== purple ==
Design conv_mac_unit, start of the top module:
module conv_mac_unit (
	input wire aclk,
	input wire aresetn,
	input wire aclken,
	input wire[1:0] calfmt,
	input wire[8*16-1:0] mac_in_ftm,
	input wire[8*16-1:0] mac_in_wgt,
	input wire mac_in_ftm_masked,
	input wire[1:0] mac_in_info_along,
	input wire mac_in_valid,
	output wire[7:0] mac_out_exp,
	output wire[39:0] mac_out_frac,
	output wire[1:0] mac_out_info_along,
	output wire mac_out_valid
);
Size: about 16000 cells after synthesis, roughly 1400 flip-flops, roughly 320 I/O pins, about 160000 um^2 of cells after synthesis.
export LEC_CHECK = 0
export CAP_MARGIN = 15
export CORE_MARGIN = 2
export CORE_UTILIZATION = 72
export GPL_ROUTABILITY_DRIVEN = 1
export PLACE_DENSITY = 0.71
export SETUP_SLACK_MARGIN = 0.8
export SLEW_MARGIN = 20
create_clock -name core_clock -period 6.95 [get_ports {aclk}]
run.sh (not shown) runs the stock make flow with config.mk's settings and CLKGATE_MAP_FILE=.
purple ended with every stage complete and zero timing, DRC or antenna violations.
--- input diff purple..orange ---
Settings: clearing PLACE_DENSITY, which used to be 0.71; swapping 15 for 20 in CAP_MARGIN; clearing GPL_ROUTABILITY_DRIVEN, which used to be 1; swapping 72 for 10 in CORE_UTILIZATION; clearing SETUP_SLACK_MARGIN, which used to be 0.8; swapping 6.95 for 8.2 in the clock period (ns, I/O delays scaled along).
[summary]
- Looking only at number of gates resized after cts, and setting everything else aside, the higher value of purple and orange goes to purple.
- orange vs purple: slew of the pin with the lowest slew margin down in orange
- Taking purple as the reference, in orange area of the die went up, worst path arrival time went up, required time at the endpoint of the critical path went up, detailed-route vias per instance went down.
- Looking at number of nets in the layout, orange sits below purple.
- Comparing purple and orange, wire length of the first global-routing pass is lower on purple.

========
conv_mac_unit again, from the RTL that the note above started with.
Design conv_mac_unit, start of the top module:
module conv_mac_unit (
	input wire aclk,
	input wire aresetn,
	input wire aclken,
	input wire[1:0] calfmt,
	input wire[8*16-1:0] mac_in_ftm,
	input wire[8*16-1:0] mac_in_wgt,
	input wire mac_in_ftm_masked,
	input wire[1:0] mac_in_info_along,
	input wire mac_in_valid,
	output wire[7:0] mac_out_exp,
	output wire[39:0] mac_out_frac,
	output wire[1:0] mac_out_info_along,
	output wire mac_out_valid
);
	localparam integer ATOMIC_C = 8;
	wire[ATOMIC_C*16-1:0] mul_op_a;
	wire[ATOMIC_C*16-1:0] mul_op_b;
	wire mul_ce;
	wire[ATOMIC_C*32-1:0] mul_res;
	conv_mac_cell #(
		.ATOMIC_C(ATOMIC_C),
		.EN_SMALL_FP16("true"),
		.INFO_ALONG_WIDTH(2),
		.SIM_DELAY(0)
	)mac_cell_u(
		.aclk(aclk),
		.aresetn(aresetn),
		.aclken(aclken),
		.calfmt(calfmt),
		.mac_in_ftm(mac_in_ftm),
		.mac_in_wgt(mac_in_wgt),
		.mac_in_ftm_masked(mac_in_ftm_masked),
		.mac_in_info_along(mac_in_info_along),
		.mac_in_valid(mac_in_valid),
		.mac_out_exp(mac_out_exp),
		.mac_out_frac(mac_out_frac),
		.mac_out_info_along(mac_out_info_along),
		.mac_out_valid(mac_out_valid),
		.mul_op_a(mul_op_a),
		.mul_op_b(mul_op_b),
		.mul_ce(mul_ce),
		.mul_res(mul_res)
	);
	genvar mul_i;
	generate
		for(mul_i = 0;mul_i < ATOMIC_C;mul_i = mul_i + 1)
		begin:mul_blk
			signed_mul #(
				.op_a_width(16),
  ...
Settings: LEC_CHECK=0, CAP_MARGIN=35, CORE_MARGIN=2, CORE_UTILIZATION=72, PLACE_DENSITY=0.66, SETUP_SLACK_MARGIN=-0.32, SLEW_MARGIN=20; clock period 5.49 ns.
The starting point did not get past global routing with ODB-0269.
==> next run, changes <==
CAP_MARGIN = 20   (was 35)
CORE_UTILIZATION = 66   (was 72)
PLACE_DENSITY = default   (was 0.66)
SETUP_SLACK_MARGIN = default   (was -0.32)
clock period = 5.88 ns   (was 5.49 ns; I/O delays follow)
With this change the flow completed, yet does not pass: setup timing.
Die area grows by 9.0%.
Synthesized cell count is unchanged.
Synthesized area stays the same.
==> next run, changes <==
CORE_UTILIZATION = 65   (was 66)
clock period = 3.99 ns   (was 5.88 ns; I/O delays follow)
The new run reached the layout checks and failed them: setup timing.
Maximum frequency drops by a little under a tenth.
Flip-flop count does not change.
Die area climbs slightly.
Core utilization climbs by 1.4 points.
Worst setup slack gets worse by 2400 ps.
Worst hold slack gets better by 39 ps.
Cell count climbs by a few percent.
Register-to-register slack gets worse by 2400 ps.
==> next run, changes <==
CORE_UTILIZATION = 40   (was 65)
clock period = 6.84 ns   (was 3.99 ns; I/O delays follow)
Effect: This time the run completed with no timing, DRC or antenna violations; routed wire length drops by about a fifth; hold slack is about the same; global-route usage drops by 18 points; worst setup slack gets better by 3200 ps.

========
conv_mac_unit again, from the RTL that the note above started with.
==> flow/config.mk <==
export PLATFORM = sky130hd
export DESIGN_NAME = conv_mac_unit
export DESIGN_NICKNAME = conv_mac_unit
export VERILOG_FILES = /design/flow/design.v
export SDC_FILE = /design/flow/constraint.sdc
export NUM_CORES = 4
export LEC_CHECK = 0
export ABC_AREA = 0
export CAP_MARGIN = 20
export CELL_PAD_IN_SITES_GLOBAL_PLACEMENT = 1
export CORE_MARGIN = 2
export CORE_UTILIZATION = 64
export GPL_TIMING_DRIVEN = 1
export SETUP_SLACK_MARGIN = 0.5
export SLEW_MARGIN = 20
==> flow/constraint.sdc <==
create_clock -name core_clock -period 6.22 [get_ports {aclk}]
set_input_delay 1.2440 -clock core_clock [delete_from_list [all_inputs] [get_ports {aclk}]]
set_output_delay 1.2440 -clock core_clock [all_outputs]
set_load 0.01 [all_outputs]
The baseline completed and failed the layout checks on negative setup slack.
Next try:
==> flow/config.mk (replaced) <==
export PLATFORM = sky130hd
export DESIGN_NAME = conv_mac_unit
export DESIGN_NICKNAME = conv_mac_unit
export VERILOG_FILES = /design/flow/design.v
export SDC_FILE = /design/flow/constraint.sdc
export NUM_CORES = 4
export LEC_CHECK = 0
export CAP_MARGIN = 20
export CORE_MARGIN = 2
export CORE_UTILIZATION = 58
export SLEW_MARGIN = 20
==> flow/constraint.sdc (replaced) <==
create_clock -name core_clock -period 7.55 [get_ports {aclk}]
set_input_delay 1.5100 -clock core_clock [delete_from_list [all_inputs] [get_ports {aclk}]]
set_output_delay 1.5100 -clock core_clock [all_outputs]
set_load 0.01 [all_outputs]
=>
- This time the run produced a clean layout
- synthesized cell count is unchanged
- register-to-register slack improved by 0.64 ns
- routed wire length is lower by a few percent
- final area is lower by a little under a tenth
- worst setup slack improved by 0.64 ns
- worst hold slack improved by 0.011 ns
- flip-flop count is unchanged
Next try:
--- a/flow/config.mk
+++ b/flow/config.mk
@@ -9,3 +9,4 @@
 export CORE_MARGIN = 2
-export CORE_UTILIZATION = 58
+export CORE_UTILIZATION = 72
+export PLACE_DENSITY = 0.64
 export SLEW_MARGIN = 20
==> flow/constraint.sdc (replaced) <==
create_clock -name core_clock -period 6.62 [get_ports {aclk}]
set_input_delay 1.3240 -clock core_clock [delete_from_list [all_inputs] [get_ports {aclk}]]
set_output_delay 1.3240 -clock core_clock [all_outputs]
set_load 0.01 [all_outputs]
What happened: Final cell count shrinks by about 1.3%; hold slack improves by 0.021 ns; global-route usage grows by 7.8 points; synthesized cell count is unchanged; register-to-register slack degrades by 0.45 ns; count of clock-buffer cells in the layout shrinks by 17; worst setup slack degrades by 0.45 ns.
Next try:
--- a/flow/config.mk
+++ b/flow/config.mk
@@ -9,4 +9,3 @@
 export CORE_MARGIN = 2
-export CORE_UTILIZATION = 72
-export PLACE_DENSITY = 0.64
+export CORE_UTILIZATION = 67
 export SLEW_MARGIN = 20
==> flow/constraint.sdc (replaced) <==
create_clock -name core_clock -period 4.71 [get_ports {aclk}]
set_input_delay 0.9420 -clock core_clock [delete_from_list [all_inputs] [get_ports {aclk}]]
set_output_delay 0.9420 -clock core_clock [all_outputs]
set_load 0.01 [all_outputs]
After rerunning: This time the run ran to the end with violations: negative setup slack. Utilization is higher by 2.7 points. Final cell count is higher by 9.4%. Sequential cell count stays the same. Synthesized area does not change. First-iteration DRC count is higher by 9.8%.

========
conv_mac_unit again, from the RTL that the note above started with.
Settings: LEC_CHECK=0, ABC_AREA=1, CAP_MARGIN=15, CELL_PAD_IN_SITES_DETAIL_PLACEMENT=2, CORE_MARGIN=5, CORE_UTILIZATION=15, GPL_ROUTABILITY_DRIVEN=1, HOLD_SLACK_MARGIN=0.17, MAX_ROUTING_LAYER=met4, MIN_ROUTING_LAYER=met2, PLACE_DENSITY_LB_ADDON=0.2, SLEW_MARGIN=20, TNS_END_PERCENT=60; clock period 7.75 ns.
Rerun with:
ABC_AREA = unset   (was 1)
CAP_MARGIN = 20   (was 15)
CELL_PAD_IN_SITES_DETAIL_PLACEMENT = unset   (was 2)
CORE_MARGIN = 2   (was 5)
CORE_UTILIZATION = 23   (was 15)
GPL_ROUTABILITY_DRIVEN = unset   (was 1)
HOLD_SLACK_MARGIN = unset   (was 0.17)
MAX_ROUTING_LAYER = unset   (was met4)
MIN_ROUTING_LAYER = unset   (was met2)
PLACE_DENSITY_LB_ADDON = unset   (was 0.2)
TNS_END_PERCENT = unset   (was 60)
clock period = 10.7 ns   (was 7.75 ns; I/O delays follow)
Effect: The new run ran to the end with no violations. Sequential share of layout area goes up by 1.9 points. Area after synthesis goes down by a few percent. Worst setup slack is better by 2700 ps. Routed wire length shrinks by a quarter to a third. Clock-buffer cell count falls by 20.

========
lane 1:
conv_mac_unit again, from the RTL that the note above started with.
## conv_mac_unit
module conv_mac_unit (
	input wire aclk,
	input wire aresetn,
	input wire aclken,
	input wire[1:0] calfmt,
	input wire[8*16-1:0] mac_in_ftm,
	input wire[8*16-1:0] mac_in_wgt,
	input wire mac_in_ftm_masked,
	input wire[1:0] mac_in_info_along,
	input wire mac_in_valid,
	output wire[7:0] mac_out_exp,
	output wire[39:0] mac_out_frac,
	output wire[1:0] mac_out_info_along,
	output wire mac_out_valid
);
	localparam integer ATOMIC_C = 8;
	wire[ATOMIC_C*16-1:0] mul_op_a;
	wire[ATOMIC_C*16-1:0] mul_op_b;
	wire mul_ce;
	wire[ATOMIC_C*32-1:0] mul_res;
	conv_mac_cell #(
		.ATOMIC_C(ATOMIC_C),
		.EN_SMALL_FP16("true"),
		.INFO_ALONG_WIDTH(2),
		.SIM_DELAY(0)
	)mac_cell_u(
		.aclk(aclk),
		.aresetn(aresetn),
		.aclken(aclken),
		.calfmt(calfmt),
		.mac_in_ftm(mac_in_ftm),
		.mac_in_wgt(mac_in_wgt),
		.mac_in_ftm_masked(mac_in_ftm_masked),
		.mac_in_info_along(mac_in_info_along),
		.mac_in_valid(mac_in_valid),
		.mac_out_exp(mac_out_exp),
		.mac_out_frac(mac_out_frac),
		.mac_out_info_along(mac_out_info_along),
		.mac_out_valid(mac_out_valid),
		.mul_op_a(mul_op_a),
		.mul_op_b(mul_op_b),
		.mul_ce(mul_ce),
		.mul_res(mul_res)
	);
	genvar mul_i;
	generate
		for(mul_i = 0;mul_i < ATOMIC_C;mul_i = mul_i + 1)
		begin:mul_blk
			signed_mul #(
				.op_a_width(16),
				.op_b_width(16),
				.output_width(32),
				.en_in_reg("false"),
				.en_out_reg("false"),
				.simulation_delay(0)
			)mul_u(
				.clk(aclk),
				.ce_in_reg(1'b0),
				.ce_mul(mul_ce),
				.ce_out_reg(1'b0),
				.op_a(mul_op_a[mul_i*16+15:mul_i*16]),
				.op_b(mul_op_b[mul_i*16+15:mul_i*16]),
				.res(mul_res[mul_i*32+31:mul_i*32])
			);
		end
	endgenerate
endmodule
Settings: LEC_CHECK=0, CAP_MARGIN=15, CORE_MARGIN=6, CORE_UTILIZATION=63, GPL_ROUTABILITY_DRIVEN=1, HOLD_SLACK_MARGIN=0.17, MAX_ROUTING_LAYER=met4, PLACE_DENSITY_LB_ADDON=0.2, SLEW_MARGIN=20; clock period 12.3 ns.
For lane 2, these inputs were changed with respect to lane 1:
- removing PLACE_DENSITY_LB_ADDON (formerly 0.2)
- changing CORE_UTILIZATION from 63 to 53
- changing CORE_MARGIN from 6 to 2
- removing HOLD_SLACK_MARGIN (formerly 0.17)
- removing MAX_ROUTING_LAYER (formerly met4)
- changing CAP_MARGIN from 15 to 20
- removing GPL_ROUTABILITY_DRIVEN (formerly 1)
- changing the clock period (ns, I/O delays scaled along) from 12.3 to 6.58
==> results <==
- Compared with lane 1, lane 2 shows a higher number of iterations in the first detailed-routing pass.
- Per the comparison of lane 2 with lane 1, share of the core filled by cells before placement saw a decrease; non-clock buffer count saw an increase; horizontal die dimension saw an increase; number of violations reported at the end of detailed-routing iteration 0 saw a decrease.
- met2 demand-to-capacity share in global routing was lower in lane 2 than in lane 1.
- Of lane 1 and lane 2, the run reporting the higher fraction of area in clock buffers and inverters was lane 1.
- When lane 2 is measured against lane 1, its via count turns out 743 lower.
- Compared with lane 1, in lane 2 wire length went up 5.8%; core region area up about 20%.
Inputs modified between lane 2 and lane 3:
- a change of CORE_UTILIZATION from 53 to 68
- an added PLACE_DENSITY of 0.42
- a change of the clock period (ns, I/O delays scaled along) from 6.58 to 6.94
### Flow results
The setup slack of lane 3 is larger than that of lane 2. Relative to lane 2, the non-clock buffer share of cell area of lane 3 is lower by 1.1 points. Lane 2 → lane 3: portion of the clock cycle consumed by the worst path in the final layout saw a decrease; sequential share of layout area saw an increase; total of plain and repair buffers excluding clock buffers saw a decrease; routed length on met1 saw a decrease. Between lane 2 and lane 3, the setup slack after placement is lower for lane 2. Lane 3 ended up with a higher global routing met2 resource utilization than lane 2 did. Of the two values seen for endpoint of the most critical setup path, mul_blk[6].mul_u.mul_res[30] was produced by lane 2 and mul_blk[7].mul_u.mul_res[31] by lane 3.
